south:
Design measure_sys, start of the top module:
module measure_sys(
	input            sys_clk,
	input            sys_rst_n,
	input      [7:0] askdemod_data,    
	input      [9:0] fsk_demod,        
	input      [7:0] pskdemod_data,    
	output     [7:0] demod_data,
	output     [7:0] uart_mod_type,
	output    [15:0] uart_demod_fre,
	output     [7:0] uart_mod_depth,
	output reg [7:0] uart_delta_freq
);
	localparam SAMPLE_DIV = 249;   
	localparam WAVE_DIV   = 24;    
	wire [8:0] fskdemod_data_9;
	wire [9:0] fskdemod_data_10;
	wire [7:0] ma;
	wire [7:0] mf;
	wire ask_is_sine_wave;
	wire fsk_is_sine_wave;
	wire [7:0] askdemod_vpp;
	wire [9:0] fskdemod_vpp;
	wire [7:0] pskdemod_vpp;
	wire [7:0] askdemod_dc_offset;
	wire [7:0] ask_papr;
	wire [9:0] fsk_papr;
	wire [7:0] psk_papr;
	wire [15:0] ask_freq_out;
	wire [15:0] fsk_freq_out;
	wire [15:0] psk_freq_out;
	signed_unsigned_converter #(9) signed_unsigned_converter_fsk2(
		.data_in(fsk_demod[8:0]),
		.is_signed(1'b1),
		.data_out(fskdemod_data_9)
	);
	signed_unsigned_converter #(10) signed_unsigned_converter_fsk3(
		.data_in(fsk_demod),
		.is_signed(1'b1),
		.data_out(fskdemod_data_10)
	);
	wire sample_en;
	clk_divider #(.FRE_DIV(SAMPLE_DIV)) clk_divider_inst(
		.clk(sys_clk),
		.rst_n(sys_rst_n),
		.sample_en(sample_en)
	);
	measure #(.N(8), .WAVE_DIV(WAVE_DIV)) measure_ask(
		.clk(sys_clk),
		.sample_en(sample_en),
		.rst_n(sys_rst_n),
		.signal_in_unsigned(askdemod_data),
		.ma_measure_enable(1'b1),
		.mf_measure_enable(1'b0),
		.is_sine_wave(ask_is_sine_wave),
		.freq_out(ask_freq_out),
		.papr(ask_papr),
		.vpp(askdemod_vpp),
		.dc_offset(askdemod_dc_offset),
		.ma(ma),
		.mf()
	);
	measure #(.N(9), .WAVE_DIV(WAVE_DIV)) measure_fsk(
		.clk(sys_clk),
		.sample_en(sample_en),
		.rst_n(sys_rst_n),
		.signal_in_unsigned(fskdemod_data_9),
		.ma_measure_enable(1'b0),
		.mf_measure_enable(1'b1),
		.is_sine_wave(fsk_is_sine_wave),
		.freq_out(fsk_freq_out),
		.papr(fsk_papr[8:0]),
		.vpp(fskdemod_vpp[8:0]),
		.dc_offset(),
		.ma(),
		.mf(mf)
	);
	assign fsk_papr[9] = 1'b0;
	assign fskdemod_vpp[9] = 1'b0;
	measure #(.N(8), .WAVE_DIV(WAVE_DIV)) measure_psk(
		.clk(sys_clk),
		.sample_en(sample_en),
		.rst_n(sys_rst_n),
		.signal_in_unsigned(pskdemod_data),
  ...
export LEC_CHECK = 0
export CAP_MARGIN = 15
export CELL_PAD_IN_SITES_GLOBAL_PLACEMENT = 3
export CORE_ASPECT_RATIO = 0.98
export CORE_MARGIN = 9
export CORE_UTILIZATION = 33
export GPL_ROUTABILITY_DRIVEN = 1
export MAX_ROUTING_LAYER = met5
export MIN_ROUTING_LAYER = met1
export PLACE_DENSITY_LB_ADDON = 0.09
export SETUP_SLACK_MARGIN = 5.0
export SLEW_MARGIN = 20
create_clock -name core_clock -period 90.3 [get_ports {sys_clk}]
run.sh (not shown) runs the stock make flow with config.mk's settings and CLKGATE_MAP_FILE=.
diff inputs: south => west
# south
export LEC_CHECK = 0
export CAP_MARGIN = 15
export CELL_PAD_IN_SITES_GLOBAL_PLACEMENT = 3
export CORE_ASPECT_RATIO = 0.98
export CORE_MARGIN = 9
export CORE_UTILIZATION = 33
export GPL_ROUTABILITY_DRIVEN = 1
export MAX_ROUTING_LAYER = met5
export MIN_ROUTING_LAYER = met1
export PLACE_DENSITY_LB_ADDON = 0.09
export SETUP_SLACK_MARGIN = 5.0
export SLEW_MARGIN = 20
create_clock -name core_clock -period 90.3 [get_ports {sys_clk}]
# west
export LEC_CHECK = 0
export ABC_AREA = 0
export CAP_MARGIN = 20
export CORE_MARGIN = 2
export CORE_UTILIZATION = 69
export SETUP_SLACK_MARGIN = 5.0
export SLEW_MARGIN = 20
create_clock -name core_clock -period 36.8 [get_ports {sys_clk}]
==> results <==
west got as far as clock tree synthesis, where a tool error ended the run. west — half-perimeter wire length of the detailed placement result 38000 µm higher, south as reference. | placement-stage worst setup slack | higher: south |. Die area in west vs south: down about 54%. Comparing south against west, there is no change at all in total standard cell area after synthesis. Compared with south, west shows a higher number of placed instances with taps included. south -> west: post-synthesis sequential area ratio flat.


== red ==
measure_sys again, from the RTL that the note above started with.
==> flow/design.v (excerpt) <==
module measure_sys(
	input            sys_clk,
	input            sys_rst_n,
	input      [7:0] askdemod_data,    
	input      [9:0] fsk_demod,        
	input      [7:0] pskdemod_data,    
	output     [7:0] demod_data,
	output     [7:0] uart_mod_type,
	output    [15:0] uart_demod_fre,
	output     [7:0] uart_mod_depth,
	output reg [7:0] uart_delta_freq
);
	localparam SAMPLE_DIV = 249;   
	localparam WAVE_DIV   = 24;    
	wire [8:0] fskdemod_data_9;
	wire [9:0] fskdemod_data_10;
	wire [7:0] ma;
	wire [7:0] mf;
	wire ask_is_sine_wave;
	wire fsk_is_sine_wave;
	wire [7:0] askdemod_vpp;
	wire [9:0] fskdemod_vpp;
	wire [7:0] pskdemod_vpp;
	wire [7:0] askdemod_dc_offset;
	wire [7:0] ask_papr;
	wire [9:0] fsk_papr;
	wire [7:0] psk_papr;
	wire [15:0] ask_freq_out;
	wire [15:0] fsk_freq_out;
	wire [15:0] psk_freq_out;
	signed_unsigned_converter #(9) signed_unsigned_converter_fsk2(
		.data_in(fsk_demod[8:0]),
		.is_signed(1'b1),
		.data_out(fskdemod_data_9)
	);
	signed_unsigned_converter #(10) signed_unsigned_converter_fsk3(
		.data_in(fsk_demod),
		.is_signed(1'b1),
		.data_out(fskdemod_data_10)
	);
	wire sample_en;
	clk_divider #(.FRE_DIV(SAMPLE_DIV)) clk_divider_inst(
		.clk(sys_clk),
		.rst_n(sys_rst_n),
		.sample_en(sample_en)
	);
	measure #(.N(8), .WAVE_DIV(WAVE_DIV)) measure_ask(
		.clk(sys_clk),
  ...
==> flow/config.mk <==
export PLATFORM = sky130hd
export DESIGN_NAME = measure_sys
export DESIGN_NICKNAME = measure_sys
export VERILOG_FILES = /design/flow/design.v
export SDC_FILE = /design/flow/constraint.sdc
export NUM_CORES = 4
export LEC_CHECK = 0
export CAP_MARGIN = 0
export CELL_PAD_IN_SITES_GLOBAL_PLACEMENT = 0
export CORE_ASPECT_RATIO = 0.94
export CORE_MARGIN = 2
export CORE_UTILIZATION = 69
export CTS_CLUSTER_SIZE = 24
export GPL_ROUTABILITY_DRIVEN = 1
export MAX_ROUTING_LAYER = met4
export MIN_ROUTING_LAYER = met1
export PLACE_DENSITY_LB_ADDON = 0.22
export SETUP_SLACK_MARGIN = 5.0
export SLEW_MARGIN = 20
==> flow/constraint.sdc <==
create_clock -name core_clock -period 77.3 [get_ports {sys_clk}]
set_input_delay 15.4600 -clock core_clock [delete_from_list [all_inputs] [get_ports {sys_clk}]]
set_output_delay 15.4600 -clock core_clock [all_outputs]
set_load 0.01 [all_outputs]
red finished every step from synthesis to the final layout, and the layout passed the timing, DRC and antenna checks.
Here is what was changed in the inputs of blue compared with red.
Settings: removing GPL_ROUTABILITY_DRIVEN (formerly 1); removing MAX_ROUTING_LAYER (formerly met4); setting ABC_AREA to 1 for the first time; removing MIN_ROUTING_LAYER (formerly met1); removing SETUP_SLACK_MARGIN (formerly 5.0); removing CTS_CLUSTER_SIZE (formerly 24); removing PLACE_DENSITY_LB_ADDON (formerly 0.22); removing CORE_ASPECT_RATIO (formerly 0.94); changing CAP_MARGIN from 0 to 20; removing CELL_PAD_IN_SITES_GLOBAL_PLACEMENT (formerly 0); changing the clock period (ns, I/O delays scaled along) from 77.3 to 46.9.
Findings:
Between blue and red, the clock skew does not differ in any meaningful way.
Against red, blue comes in 0.21 points lower on proportion of synthesized chip area in sequential cells.
blue vs. red: relative area change from synthesis to final layout went up by 3.4 points.
From red to blue the numbers moved as follows: routed wire length now sits higher, slack of the critical path now sits lower.
Summed area of non-filler cells in the final layout (lower): red
red has lower post-placement cell area than blue.
The following lists how green was set up differently from blue:
Settings: ABC_AREA removed (was 1); CORE_UTILIZATION changed from 69 to 32; the clock period (ns, I/O delays scaled along) changed from 46.9 to 62.4.
[summary]
- Measured against blue, the sequential-cell power consumption of green comes out at 0.75 times the reference value.
- Global router's overall resource usage: green vs blue down 19 points
- green: done, clean on timing, DRC and antenna
- green ends up with lower number of multi-input logic gates than blue does.
- The lower power density over the cells came out of green.
- Compared with blue, in green latest clock arrival within the worst-skew pair up 70 ps; design area down about 1.2%; worst reg2reg path depth down 66.
Power and IR drop assume default switching activity.
